== build 62 ==
// sa_top
module sa_top (
    input  logic          clk_i,
    input  logic          rst_ni,
    input  logic          s_valid_i,
    input  logic          s_last_i,
    input  logic          m_ready_i,
    output logic          s_ready_o,
    output logic          m_valid_o,
    output logic          m_last_o,
    input  logic [ 15:0]  sx_data_i,
    input  logic [ 63:0]  sk_data_i,
    output logic [ 63:0]  m_data_o
);
clock: 4.06 ns
lec_check: 0
cap_margin: 20
core_margin: 2
core_utilization: 49
place_density: 0.6
slew_margin: 20
run.sh (not shown) runs the stock make flow with config.mk's settings and CLKGATE_MAP_FILE=.
Build 62 | stages: all done | timing, DRC, antenna: all pass
What build 96 does differently from build 62 at the input level:
- clearing PLACE_DENSITY, which used to be 0.6
- putting CTS_CLUSTER_SIZE at 25 where nothing was set
- swapping 49 for 68 in CORE_UTILIZATION
- putting CORE_ASPECT_RATIO at 1.14 where nothing was set
- putting CELL_PAD_IN_SITES_GLOBAL_PLACEMENT at 0 where nothing was set
- putting MAX_ROUTING_LAYER at met5 where nothing was set
- swapping 4.06 for 3.42 in the clock period (ns, I/O delays scaled along)
[summary]
Build 96 completed end to end; final checks failed (setup timing). Sequential standard cell area went up slightly going from build 62 to build 96. Relative to build 62, the final instance area of build 96 is higher by about 4%. Build 96 vs. build 62: clock buffer count from CTS went down by 22. Routed wire in build 96 totals more than in build 62. Build 96 falls short of build 62 in leakage power total. Worst hold slack: build 96 vs build 62 down 0.11 ns. Delta (build 96 minus build 62): first-pass GRT wire length moved up; power consumption saw an increase.
Relative to build 96, the following input files were edited for build 6:
- CORE_UTILIZATION now 65, was 68
- ABC_AREA now 1, previously not set
- CTS_CLUSTER_DIAMETER now 57, previously not set
- CTS_CLUSTER_SIZE no longer set, was 25
- the clock period (ns, I/O delays scaled along) now 5.43, was 3.42
==> comparison <==
- Floorplan-stage core utilization (higher): build 96
- Build 6 went all the way through the flow, and no timing, DRC or antenna check failed.
- Build 6 vs. build 96: total power moved down; count of placed standard cells including taps grew by about 15%.
- Build 6 against build 96: fraction of synthesized area in multiplexers saw a decrease; placed standard-cell area saw a decrease; synthesized cell count saw an increase; growth of design area from synthesis to finish saw a decrease.
- Looking only at routed wire length, and setting everything else aside, the higher value of build 96 and build 6 goes to build 96.
- On number of global-route vias before repair, the lower figure sits with build 6, not build 96.
- Build 6 ended up with reg -> reg as its type of the worst min-delay path; build 96 ended up with in -> reg.
--- input diff build 6..build 66 ---
- clearing MAX_ROUTING_LAYER, which used to be met5
- clearing ABC_AREA, which used to be 1
- clearing CTS_CLUSTER_DIAMETER, which used to be 57
- putting PLACE_DENSITY at 0.6 where nothing was set
- putting CTS_CLUSTER_SIZE at 100 where nothing was set
- clearing CELL_PAD_IN_SITES_GLOBAL_PLACEMENT, which used to be 0
- clearing CORE_ASPECT_RATIO, which used to be 1.14
- swapping 65 for 62 in CORE_UTILIZATION
- swapping 5.43 for 2.87 in the clock period (ns, I/O delays scaled along)
--- outcome ---
- Build 66: flow complete, layout not clean; failing: setup timing
- Build 66 vs build 6 — final total power climbed by more than half
- Summary — path depth of the worst reg2reg path, build 66 relative to build 6: lower, by 1.
- The lower area overhead of the layout relative to synthesis of build 66 and build 6 is in build 6.
- Changes observed in build 66 relative to build 6: count of placed standard cells in the final layout, fillers left out has decreased; die area has increased; sequential share of layout area down 2.4 points; instance count on the critical path rose 10; wire length rose about 2.8%.
- Delta (build 66 minus build 6): maximum level of the CTS H-tree level; summed instance area of the synthesized netlist -about 3.6%.
### build 66 -> build 42
- a change of CTS_CLUSTER_SIZE from 100 to 95
- a change of the clock period (ns, I/O delays scaled along) from 2.87 to 3.81
Build 42: all stages done; final checks FAILED (setup timing).
On yosys synthesis chip area, build 66 and build 42 are basically level.
Looking at endpoint arrival time on the critical path, build 42 sits 0.03 ns lower than build 66 does.
Delta (build 42 minus build 66): clock power decreased about 23%, number of setup buffers added after CTS decreased 158, final critical-path share of the clock period shrank by 33 points.
The final core utilization of build 42 is lower than that of build 66.
Going from build 66 to build 42, met2 wire length shrank by a little under 10%.
Inputs modified between build 42 and build 21:
- a change of CORE_UTILIZATION from 62 to 16
- a deleted CTS_CLUSTER_SIZE that had been 95
- a change of the clock period (ns, I/O delays scaled along) from 3.81 to 6.19
Notes after the runs:
- Summary of build 42 and build 21: one run falls short of a clean finish, namely build 42.
- Max area of placed instances across build 42 and build 21: build 21
- Clock-buffer cell count was lower in the run labelled build 42.
- From build 42 to build 21 the numbers moved as follows: arrival time at the worst endpoint went down 1.13 ns, cell count along the critical path now smaller, wire length now sits higher, number of antenna violations at the first check in global routing +18.
- Between build 42 and build 21, the total CTS buffers is higher for build 21.


v54:
sa_top again, from the RTL that the note above started with.
clock: 3.49 ns
lec_check: 0
cap_margin: 20
core_margin: 2
core_utilization: 66
place_density: 0.6
setup_slack_margin: 0.42
slew_margin: 20
v54: flow complete, layout not clean; failing: negative setup slack
[inputs] v9 vs v54
Settings: an added CTS_CLUSTER_SIZE of 37; an added CTS_CLUSTER_DIAMETER of 29; a change of SETUP_SLACK_MARGIN from 0.42 to 1.04; a change of CORE_UTILIZATION from 66 to 72.
--- outcome ---
- What the final checks of v9 revealed, after a flow that finished every stage, was a layout that fails on negative setup slack.
- Against v54, v9 comes in 3 higher on critical path depth in cells.
- The floorplan row count number comes out higher for v54 vs v9.
- Comparing v9 and v54, the lower maximum number of pins on one net before global-route repair is on v54.
- Overall power consumption came out higher on v9 than on v54.
--- input diff v9..v55 ---
Settings: clearing CTS_CLUSTER_DIAMETER, which used to be 29; swapping 1.04 for 1.13 in SETUP_SLACK_MARGIN; clearing CTS_CLUSTER_SIZE, which used to be 37; swapping 72 for 40 in CORE_UTILIZATION; swapping 3.49 for 4.06 in the clock period (ns, I/O delays scaled along).
Results
- Looking across v9 and v55, the single run that reached the end with no open violations was v55.
- The final report for v9 shows a completed flow and a layout that fails verification, specifically negative setup slack.
- Relative to v9, clock slew at the register clock pins of the worst setup and hold paths increased by 0.02 ns in v55.
- v9 has a higher relative area of non-clock buffer cells in the final design than v55.
- v55 vs v9: cell area down in v55
- Going from v9 to v55, overall fraction of global-route tracks in use shrinks by 22 points.
- Combinational power, v55 vs v9: down by more than 10%
Setup changes, v55 to v1
Settings: CORE_UTILIZATION changed from 40 to 72; CTS_CLUSTER_DIAMETER newly set to 27; CTS_CLUSTER_SIZE newly set to 41; SETUP_SLACK_MARGIN changed from 1.13 to 0.59; PLACE_DENSITY removed (was 0.6); the clock period (ns, I/O delays scaled along) changed from 4.06 to 3.56.
### Flow results
- Taking v55 as the reference, in v1 multi-input combinational area share -2.4 points, data arrival time of the critical path climbed 0.44 ns, total power has increased.
- v55 and v1: one clean run, v55; the rest did not finish clean.
- v1 -> stages 100% | layout checks FAIL | negative setup slack
No activity file was given, so power comes from the tool's default toggle rates.
